// mips_core
module mips_core (
    input  wire        clk,
    input  wire        reset,
    output wire [31:0] imem_addr,
    input  wire [31:0] imem_data,
    output wire [31:0] dmem_addr,
    output wire [31:0] dmem_wdata,
    output wire        dmem_we,
    output wire        dmem_re,
    input  wire [31:0] dmem_rdata
);
Size in the first run: roughly 1,100 flip-flops, roughly 58,000 sq um of cells after synthesis.
make LEC_CHECK=0 CAP_MARGIN=20 CORE_MARGIN=2 CORE_UTILIZATION=17 PLACE_DENSITY=0.6 SLEW_MARGIN=20 finish   # period 9.85 ns
run.sh (not shown) runs the stock make flow with config.mk's settings and CLKGATE_MAP_FILE=.
The starting point completed without violations.
Edit:
CORE_UTILIZATION = 50   (was 17)
SETUP_SLACK_MARGIN = -0.71   (was default)
TNS_END_PERCENT = 5   (was default)
clock period = 6.92 ns   (was 9.85 ns; I/O delays follow)
=>
- With this change the flow produced a layout that fails on negative setup slack
- total power came out higher by 43%
- cell area drops by 0.53%
- global-route usage increases by 22 points
- sequential share of layout area rises by 0.24 points
- register-to-register slack loses 2700 ps
- wire length goes down by 2.0%
- die size came out lower by 66%
- worst setup slack loses 1200 ps
- utilization increases by 41 points
Edit:
CORE_ASPECT_RATIO = 0.55   (was default)
CORE_UTILIZATION = 65   (was 50)
CTS_CLUSTER_SIZE = 52   (was default)
PLACE_DENSITY = default   (was 0.6)
PLACE_DENSITY_LB_ADDON = 0.04   (was default)
SETUP_SLACK_MARGIN = -0.53   (was -0.71)
SLEW_MARGIN = 35   (was 20)
TNS_END_PERCENT = default   (was 5)
clock period = 5.47 ns   (was 6.92 ns; I/O delays follow)
Outcome: The changed run ran to the end with violations: negative setup slack. Area after synthesis stays the same. Total power grows by a quarter to a third. Clock-buffer cell count drops by 32. Worst hold slack gains 36 ps. Die area goes down by about a fifth. Combinational power came out higher by well over a third. Routed wire length increases by a quarter to a third.
Edit:
ABC_AREA = 0   (was default)
CORE_ASPECT_RATIO = default   (was 0.55)
CORE_UTILIZATION = 72   (was 65)
CTS_CLUSTER_DIAMETER = 356   (was default)
CTS_CLUSTER_SIZE = 32   (was 52)
PLACE_DENSITY = 0.95   (was default)
PLACE_DENSITY_LB_ADDON = default   (was 0.04)
SETUP_SLACK_MARGIN = -0.42   (was -0.53)
SLEW_MARGIN = 20   (was 35)
clock period = 4.0 ns   (was 5.47 ns; I/O delays follow)
Effect:
- With this change the flow stopped in global routing (5_1_grt) with GRT-0116
- die area came out lower by 9.7%
- synthesized cell count stays the same
- area after synthesis stays the same
Edit:
ABC_AREA = default   (was 0)
CORE_UTILIZATION = 46   (was 72)
CTS_CLUSTER_DIAMETER = default   (was 356)
CTS_CLUSTER_SIZE = default   (was 32)
PLACE_DENSITY = 0.6   (was 0.95)
SETUP_SLACK_MARGIN = default   (was -0.42)
clock period = 5.47 ns   (was 4.0 ns; I/O delays follow)
Result:
- The new run finished but failed the layout checks on negative setup slack
- die size rises by well over a third
- synthesized area is unchanged
- synthesized cell count stays the same
Edit:
CORE_UTILIZATION = 40   (was 46)
SETUP_SLACK_MARGIN = -0.71   (was default)
clock period = 6.92 ns   (was 5.47 ns; I/O delays follow)
The changed run finished but failed the layout checks on negative setup slack.
Power went down by 23%.
Via count drops by 3.6%.
Clock power decreases by 19%.
Die size rises by 15%.
Core utilization falls by 10 points.
Worst hold slack barely changes.
Non-clock buffer count shrinks by 227.
Area after synthesis stays the same.
Design area decreases by 3.4%.
First-iteration DRC count barely changes.


mips_core again, from the RTL that the note above started with.
clock: 4.46 ns
lec_check: 0
cap_margin: 20
core_margin: 2
core_utilization: 59
place_density: 0.6
slew_margin: 20
The baseline finished but failed the layout checks on setup timing.
Edit:
Settings changed: CORE_UTILIZATION 59 to 45.
Clock period 4.46 ns to 10.0 ns, I/O delays scaled along.
The changed run ran to the end with no violations.
Clock-buffer cell count climbs by 13.
Utilization fell by 25 points.
Worst setup slack gets better by 2700 ps.
Edit:
Settings changed: CORE_UTILIZATION 45 to 61, CTS_CLUSTER_SIZE set to 52, PLACE_DENSITY 0.6 to unset, SETUP_SLACK_MARGIN set to 1.3.
Clock period 10.0 ns to 5.47 ns, I/O delays scaled along.
Outcome: Now the flow finished but failed the layout checks on setup timing; via count went up by 26%; synthesized cell count does not change; clock power went up by 90%; sequential power went up by 83%; global-route usage went up by 22 points; core utilization went up by 28 points; cell area went up by about 12%; area after synthesis does not change.
Edit:
Settings changed: CORE_UTILIZATION 61 to 58, CTS_CLUSTER_SIZE 52 to unset, PLACE_DENSITY set to 0.6, SETUP_SLACK_MARGIN 1.3 to unset.
Result: The new run finished but failed the layout checks on setup timing; via count went down by roughly a tenth; setup slack gains 300 ps; final cell count hardly moves.
Power is estimated from default activity; no workload was simulated.
